==> trial 84 <==
==> flow/design.v <==
module SYS_CTRL #( parameter ADDR_WIDTH = 4, DATA_WIDTH = 8) (
	input	wire							CLK,
	input	wire							RST,
	input	wire	[DATA_WIDTH-1:0]		UART_RX_DATA,   	 
	input	wire							UART_RX_Valid,		 
	input	wire							FIFO_FULL,
	output	reg		[DATA_WIDTH-1:0]		FIFO_WR_DATA,
	output	reg								FIFO_WR_INC,    
	input	wire	[DATA_WIDTH*2-1:0]		ALU_OUT,      
	input	wire							ALU_OUT_Valid, 
	output	reg								ALU_EN,  
	output	reg		[3:0]					ALU_FUN,     
	output	reg								CLKG_EN,    
	output	reg 							CLKDIV_EN,
	input	wire	[DATA_WIDTH-1:0]		Rd_Reg,       
	input	wire							Rd_Reg_Valid, 
	output	reg		[DATA_WIDTH-1:0]		Wr_Reg,   
	output	reg 	[ADDR_WIDTH-1:0]		Addr,  
	output	reg 							RdEn,  
	output	reg 							WrEn
	);
typedef enum bit [3:0] {
		IDLE        	= 4'b0000,
		RF_Wr_Addr 		= 4'b0001,
		RF_Wr_Data  	= 4'b0011,
		RF_Rd_Addr  	= 4'b0010,
		FIFO_WRITE_RF 	= 4'b0110,
		Operand_A   	= 4'b0111,
		Operand_B 		= 4'b0101,
		FUN_of_ALU  	= 4'b0100,
		ALU_Save_OUT    = 4'b1100,
		ALU_1st_Byte    = 4'b1101,
		ALU_2nd_Byte    = 4'b1111
} state;						
state 	current_state, next_state;
reg [ADDR_WIDTH-1:0] 	ADDR_REG; 
reg 					ADDR_REG_CHECK;   
reg [DATA_WIDTH*2-1:0]	ALU_OUT_REG;
reg 					ALU_OUT_REG_CHECK;   
always@(posedge CLK or negedge RST) 
 begin
	if (!RST) 
	 begin
	  current_state <= IDLE;		
	 end
	else 
	 begin
	  current_state <= next_state;
	 end
 end
always@(*)
 begin
 	next_state = IDLE;
 	WrEn        = 1'b0;
 	RdEn        = 1'b0;
 	CLKG_EN     = 1'b0;
 	CLKDIV_EN   = 1'b1;
 	ALU_EN      = 1'b0;
 	FIFO_WR_INC = 1'b0;
 	Addr          = 'b0;
 	Wr_Reg        = 'b0;
 	ALU_FUN       = 'b0;
 	FIFO_WR_DATA  = 'b0;
 	ALU_OUT_REG_CHECK = 1'b0;
 	ADDR_REG_CHECK    = 1'b0;
 	case (current_state)
 	 IDLE : begin
 	 		 if (UART_RX_Valid)
 	 		  begin
 	 		   case (UART_RX_DATA)
 	 		    'hAA : begin
 	 		  		    next_state = RF_Wr_Addr;
 	 		  		   end
 	 		    'hBB : begin
 	 		  		    next_state = RF_Rd_Addr; 
 	 		  		   end
 	 		    'hCC : begin
 	 		  		    next_state = Operand_A; 
 	 		  		   end
 	 		    'hDD : begin
 	 		  		    next_state = FUN_of_ALU; 
 	 		  		   end
 	 		  	default: begin
 	 		  			  next_state = IDLE;
 	 		  			 end
 	 		   endcase
 	 		  end
 	 		end
 	 RF_Wr_Addr : begin
 	 			   if (UART_RX_Valid)
 	 			    begin
 	 			     ADDR_REG_CHECK = 1'b1;
 	 			     next_state = RF_Wr_Data;
 	 			    end
 	 			   else
 	 			    begin
 	 			     ADDR_REG_CHECK = 1'b0;
 	 			     next_state = RF_Wr_Addr;
 	 			    end
 	 			  end
 	 RF_Wr_Data : begin
 	 			   if (UART_RX_Valid)
 	 			    begin
 	 			     WrEn = 1'b1;
 	 			     Addr = ADDR_REG;
 	 			     Wr_Reg = UART_RX_DATA;
 	 			     next_state = IDLE;	
 	 			    end
 	 			   else
 	 			    begin
 	 			     next_state = RF_Wr_Data;
 	 			    end
 	 			  end
 	 RF_Rd_Addr : begin
 	 			   if (UART_RX_Valid)
 	 			    begin
 	 			     RdEn = 1;
 	 			     Addr = UART_RX_DATA[ADDR_WIDTH-1:0];
 	 			     next_state = FIFO_WRITE_RF; 	 			     
 	 			    end
 	 			   else
 	 			    begin
 	 			     next_state = RF_Rd_Addr;
 	 			    end
 	 			  end
  	 FIFO_WRITE_RF : begin
 	 			   if (!FIFO_FULL)    
 	 			    begin
 	 			     FIFO_WR_DATA = Rd_Reg;
 	 			     FIFO_WR_INC = 1'b1;
 	 			     next_state = IDLE; 	 			     
 	 			    end
 	 			   else
 	 			    begin
 	 			     next_state = FIFO_WRITE_RF;
 	 			    end
 	 			  end
 	 Operand_A : begin
 	 			   if (UART_RX_Valid)
 	 			    begin
 	 			     WrEn = 1'b1;
 	 			     Addr = 'b0;
 	 			     Wr_Reg = UART_RX_DATA;
 	 			     next_state = Operand_B;	
 	 			    end
 	 			   else
 	 			    begin
 	 			     next_state = Operand_A;
 	 			    end
 	 			 end
 	 Operand_B : begin
 	 			   if (UART_RX_Valid)
 	 			    begin
 	 			     WrEn = 1'b1;
 	 			     Addr = 'b1;
 	 			     Wr_Reg = UART_RX_DATA;
 	 			     next_state = FUN_of_ALU;	
 	 			    end
 	 			   else
 	 			    begin
 	 			     next_state = Operand_B;
 	 			    end
 	 			 end
 	 FUN_of_ALU : begin
 	 			   CLKG_EN = 1'b1;
 	 			   if (UART_RX_Valid)
 	 			    begin
 	 			     ALU_EN = 1'b1;
 	 			     ALU_FUN = UART_RX_DATA[3:0];
 	 			     next_state = ALU_Save_OUT;
 	 			    end
 	 			   else
 	 			    begin
 	 			     next_state = FUN_of_ALU;
 	 			    end
 	 			 end
 	 ALU_Save_OUT : begin
	 	 			  CLKG_EN = 1'b1;
	 	 			  if (ALU_OUT_Valid)
	 	 			   begin
	 	 			    ALU_OUT_REG_CHECK = 1'b1;
	 	 			    next_state = ALU_1st_Byte;
	 	 			   end
	 	 			  else
	 	 			   begin
	 	 			   	ALU_OUT_REG_CHECK = 1'b0;
	 	 			    next_state = ALU_Save_OUT;
	 	 			   end
 	 			     end
 	 ALU_1st_Byte : begin
 	 				 CLKG_EN = 1'b1;
	 	 			 if (!FIFO_FULL)
	 	 			  begin
	 	 			   FIFO_WR_INC = 1'b1;
	 	 			   FIFO_WR_DATA = ALU_OUT_REG[DATA_WIDTH-1:0];
	 	 			   next_state = ALU_2nd_Byte;
	 	 			  end
	 	 			 else
	 	 			  begin
	 	 			   next_state = ALU_1st_Byte;
	 	 			  end
	 	 			end
 	 ALU_2nd_Byte : begin
 	 				 CLKG_EN = 1'b1;
	 	 			 if (!FIFO_FULL)
	 	 			  begin
	 	 			   FIFO_WR_INC = 1'b1;
	 	 			   FIFO_WR_DATA = ALU_OUT_REG[2*DATA_WIDTH-1:DATA_WIDTH];
	 	 			   next_state = IDLE;
	 	 			  end
	 	 			 else
	 	 			  begin
	 	 			   next_state = ALU_2nd_Byte;
	 	 			  end
	 	 			end
 	 default : begin
 	 			next_state = IDLE;
 	 		   end
 	endcase
 end
always@(posedge CLK or negedge RST)
 begin
 	if (!RST)
 	 begin
 	 	ADDR_REG <= 'b0;
 	 end
 	else if (ADDR_REG_CHECK)
 	 begin
 	 	ADDR_REG <= UART_RX_DATA[ADDR_WIDTH-1:0];
 	 end
 end
always@(posedge CLK or negedge RST)
 begin
 	if (!RST)
 	 begin
 	 	ALU_OUT_REG <= 'b0;
 	 end
 	else if (ALU_OUT_REG_CHECK)
 	 begin
 	 	ALU_OUT_REG <= ALU_OUT;
 	 end
 end
endmodule
module Register_File #( parameter ADDR_WIDTH = 4, DATA_WIDTH = 8, MEM_DEPTH = 16) (
	input	wire 	[DATA_WIDTH-1:0]		WrData,
	input	wire 	[ADDR_WIDTH-1:0]		Adresss,
	input 	wire 							WrEn,
	input	wire 							RdEn,
	input 	wire 							CLK,
	input 	wire 							RST,
	output 	reg 	[DATA_WIDTH-1:0]		RdData,
	output	reg 							RdData_Valid,
	output	wire 	[DATA_WIDTH-1:0]		REG0,
	output	wire 	[DATA_WIDTH-1:0]		REG1,
	output	wire 	[DATA_WIDTH-1:0]		REG2,
	output	wire 	[DATA_WIDTH-1:0]		REG3 
	);
reg [DATA_WIDTH-1:0] Memory [MEM_DEPTH-1:0];
integer i;
always@(posedge CLK or negedge RST)
 begin
 	if (!RST)
 	 begin
 	 	RdData <= 'b0;
 	 	RdData_Valid <= 1'b0;
 	 	for (i=0; i<MEM_DEPTH; i=i+1)
 	 	 begin
 	 	  if(i == 2)
 	 	  	Memory[i] <= 'b10000001;    
 	 	  else if (i == 3)
 	 	  	Memory[i] <= 'b00100000;      
 	 	  else
 	 	  	Memory[i] <= 'b0;
 	 	 end
 	 end
 	else
 	 begin
 	 	if (WrEn && !RdEn)
 	 	 begin
 	 	 	Memory[Adresss] <= WrData;
 	 	 end
 	 	else if (RdEn && !WrEn)
 	 	 begin
 	 	 	RdData <= Memory[Adresss];
 	 	 	RdData_Valid <= 1'b1;
 	 	 end
 	 	else
 	 	 begin
 	 	 	RdData_Valid <= 1'b0;
 	 	 end
 	 end
 end
assign REG0 = Memory[0];
assign REG1 = Memory[1];
assign REG2 = Memory[2];
assign REG3 = Memory[3];
 endmodule
module ALU_16B #( parameter OPER_WIDTH = 8, OUT_WIDTH = OPER_WIDTH*2) (
input		wire		[OPER_WIDTH-1:0]		A,
input		wire		[OPER_WIDTH-1:0]		B,
input		wire												EN,
input		wire		[3:0]								ALU_FUN,
input		wire												CLK,
input		wire												CLK_EN,    
input		wire												RST,
output	reg			[OUT_WIDTH-1:0]			ALU_OUT,
output	reg													OUT_VALID
	);
reg [OUT_WIDTH-1:0] ALU_OUT_Comb;
reg                 OUT_VALID_Comb;
always @(posedge CLK or negedge RST)
 begin
  if(!RST)
   begin
    ALU_OUT   <= 'b0;
    OUT_VALID <= 1'b0;	
   end
  else if (CLK_EN)
   begin  
    ALU_OUT   <= ALU_OUT_Comb;
    OUT_VALID <= OUT_VALID_Comb;
   end	
 end 
always@(*)
 begin
   OUT_VALID_Comb = 1'b0;
   ALU_OUT_Comb   = 'b0;
   if(EN)
    begin
     OUT_VALID_Comb = 1'b1;
		 case (ALU_FUN)
		 4'b0000 : begin
		 						ALU_OUT_Comb = A + B; 							 
		           end 
		4'b0001 : begin
		 						ALU_OUT_Comb = A - B;       				 
			      	end
		 4'b0010 : begin
								ALU_OUT_Comb = A * B;       				 
	   			  	 end
		 4'b0011 : begin
		 						ALU_OUT_Comb = (B == 8'b0) ? 16'b0 : A / B;       				 
		 	 	   		 end
		 4'b0100 : begin
								ALU_OUT_Comb = A & B;      				   
				   		 end
		 4'b0101 : begin
								ALU_OUT_Comb = A | B;       				 
			  	  	 end
		 4'b0110 : begin
								ALU_OUT_Comb = ~ (A & B);      			 
				   		 end
		 4'b0111 : begin
								ALU_OUT_Comb = ~ (A | B);      			 
			 	   		 end
		 4'b1000 : begin
								ALU_OUT_Comb = A ^ B;       				 
				   		 end
		 4'b1001 : begin
								ALU_OUT_Comb = ~(A ^ B);      			 
				   		 end
		 4'b1010 : begin
								if (A == B)             						 
								 begin
								  ALU_OUT_Comb = 'd1;
								 end
								else 
								 begin
								  ALU_OUT_Comb = 'd0;
								 end
				   		 end
		 4'b1011 : begin
								if (A > B)              						 
								 begin
								  ALU_OUT_Comb = 'd2;
								 end
								else
								 begin
								  ALU_OUT_Comb = 'd0;
								 end
				   		 end
		 4'b1100 : begin
						    if (A < B)              						 
							   begin
							    ALU_OUT_Comb = 'd3;
							   end
							  else
							   begin
							    ALU_OUT_Comb = 'd0;
							   end
				   	   end
		 4'b1101 : begin
						    ALU_OUT_Comb = A >> 1;      				 
						   end
		 4'b1110 : begin
								ALU_OUT_Comb = A << 1;     			 		 
						   end
		 default : begin
								ALU_OUT_Comb = 'b0;
							 end
		 endcase
		end
   else 
    begin
   	 OUT_VALID_Comb = 1'b0;
    end
 end
endmodule
module sys_ref_core #(parameter DATA_WIDTH = 8, ADDR_WIDTH = 4)
(
 input   wire                      CLK,
 input   wire                      RST,             
 input   wire  [DATA_WIDTH-1:0]    UART_RX_DATA,
 input   wire                      UART_RX_Valid,
 input   wire                      FIFO_FULL,
 output  wire  [DATA_WIDTH-1:0]    FIFO_WR_DATA,
 output  wire                      FIFO_WR_INC,
 output  wire  [DATA_WIDTH-1:0]    UART_Config,
 output  wire  [DATA_WIDTH-1:0]    Div_Ratio,
 output  wire                      CLKDIV_EN
);
wire                      WrEn;
wire                      RdEn;
wire  [ADDR_WIDTH-1:0]    Addr;
wire  [DATA_WIDTH-1:0]    Wr_Reg;
wire  [DATA_WIDTH-1:0]    Rd_Reg;
wire                      Rd_Reg_Valid;
wire  [DATA_WIDTH-1:0]    Operand_A;
wire  [DATA_WIDTH-1:0]    Operand_B;
wire  [3:0]               ALU_FUN;
wire                      ALU_EN;
wire                      CLKG_EN;
wire  [DATA_WIDTH*2-1:0]  ALU_OUT;
wire                      ALU_OUT_Valid;
SYS_CTRL U0_SYS_CTRL (
	.CLK(CLK),
	.RST(RST),
	.UART_RX_DATA(UART_RX_DATA),
	.UART_RX_Valid(UART_RX_Valid),
	.FIFO_FULL(FIFO_FULL),
	.FIFO_WR_DATA(FIFO_WR_DATA),
	.FIFO_WR_INC(FIFO_WR_INC),
	.ALU_OUT(ALU_OUT),
	.ALU_OUT_Valid(ALU_OUT_Valid),
	.ALU_EN(ALU_EN),
	.ALU_FUN(ALU_FUN),
	.CLKG_EN(CLKG_EN),
	.CLKDIV_EN(CLKDIV_EN),
	.Rd_Reg(Rd_Reg),
	.Rd_Reg_Valid(Rd_Reg_Valid),
	.Wr_Reg(Wr_Reg),
	.Addr(Addr),
	.RdEn(RdEn),
	.WrEn(WrEn)
	);
Register_File U0_Register_File (
	.WrData(Wr_Reg),
	.Adresss(Addr),
	.WrEn(WrEn),
	.RdEn(RdEn),
	.CLK(CLK),
	.RST(RST),
	.RdData(Rd_Reg),
	.RdData_Valid(Rd_Reg_Valid),
	.REG0(Operand_A),
	.REG1(Operand_B),
	.REG2(UART_Config),
	.REG3(Div_Ratio)
	);
ALU_16B U0_ALU_16B (
	.A(Operand_A),
	.B(Operand_B),
	.EN(ALU_EN),
	.ALU_FUN(ALU_FUN),
	.CLK(CLK),
	.CLK_EN(CLKG_EN),
	.RST(RST),
	.ALU_OUT(ALU_OUT),
	.OUT_VALID(ALU_OUT_Valid)
	);
endmodule
==> flow/run.sh <==
#!/bin/bash
# the make line also repeats each setting of config.mk as NAME=value (left out here)
make -C /OpenROAD-flow-scripts/flow DESIGN_CONFIG=/design/flow/config.mk WORK_HOME=/design/flow/orfs CLKGATE_MAP_FILE= finish
==> flow/config.mk <==
export PLATFORM = sky130hd
export DESIGN_NAME = sys_ref_core
export DESIGN_NICKNAME = sys_ref_core
export VERILOG_FILES = /design/flow/design.v
export SDC_FILE = /design/flow/constraint.sdc
export NUM_CORES = 4
export LEC_CHECK = 0
export ABC_AREA = 1
export CAP_MARGIN = 20
export CORE_MARGIN = 2
export CORE_UTILIZATION = 66
export CTS_CLUSTER_SIZE = 87
export PLACE_DENSITY = 0.6
export SETUP_SLACK_MARGIN = 5.0
export SLEW_MARGIN = 20
export TNS_END_PERCENT = 80
==> flow/constraint.sdc <==
create_clock -name core_clock -period 20.3 [get_ports {CLK}]
set_input_delay 4.0600 -clock core_clock [delete_from_list [all_inputs] [get_ports {CLK}]]
set_output_delay 4.0600 -clock core_clock [all_outputs]
set_load 0.01 [all_outputs]
==> build 92: changes against trial 84 <==
- ABC_AREA: 1 -> unset
- CORE_UTILIZATION: 66 -> 58
- CTS_CLUSTER_SIZE: 87 -> unset
- SETUP_SLACK_MARGIN: 5.0 -> unset
- TNS_END_PERCENT: 80 -> unset
==> flow/constraint.sdc (replaced) <==
create_clock -name core_clock -period 15.5 [get_ports {CLK}]
set_input_delay 3.1000 -clock core_clock [delete_from_list [all_inputs] [get_ports {CLK}]]
set_output_delay 3.1000 -clock core_clock [all_outputs]
set_load 0.01 [all_outputs]
==> results.txt <==
outcome -> finished with violations
Failing Checks -> setup timing
Main area contributors -> dfrtp_1 27%, ha_1 12%, mux2_2 9.8%
detailed placement HPWL -> 40.5 mm
yosys simple share -> 0.155
All-Layer GR Usage -> 0.365
Setup WS post-layout -> -8500 ps
final setup fails -> 5
That was build 92.
==> results.txt <==
Err -> [ERROR GRT-0116] Global routing finished with congestion. Check the congestion regions in the DRC Viewer.
yosys simple share -> 0.266
outcome -> stopped before the end
Last stage -> global routing (5_1_grt)
That was trial 84.
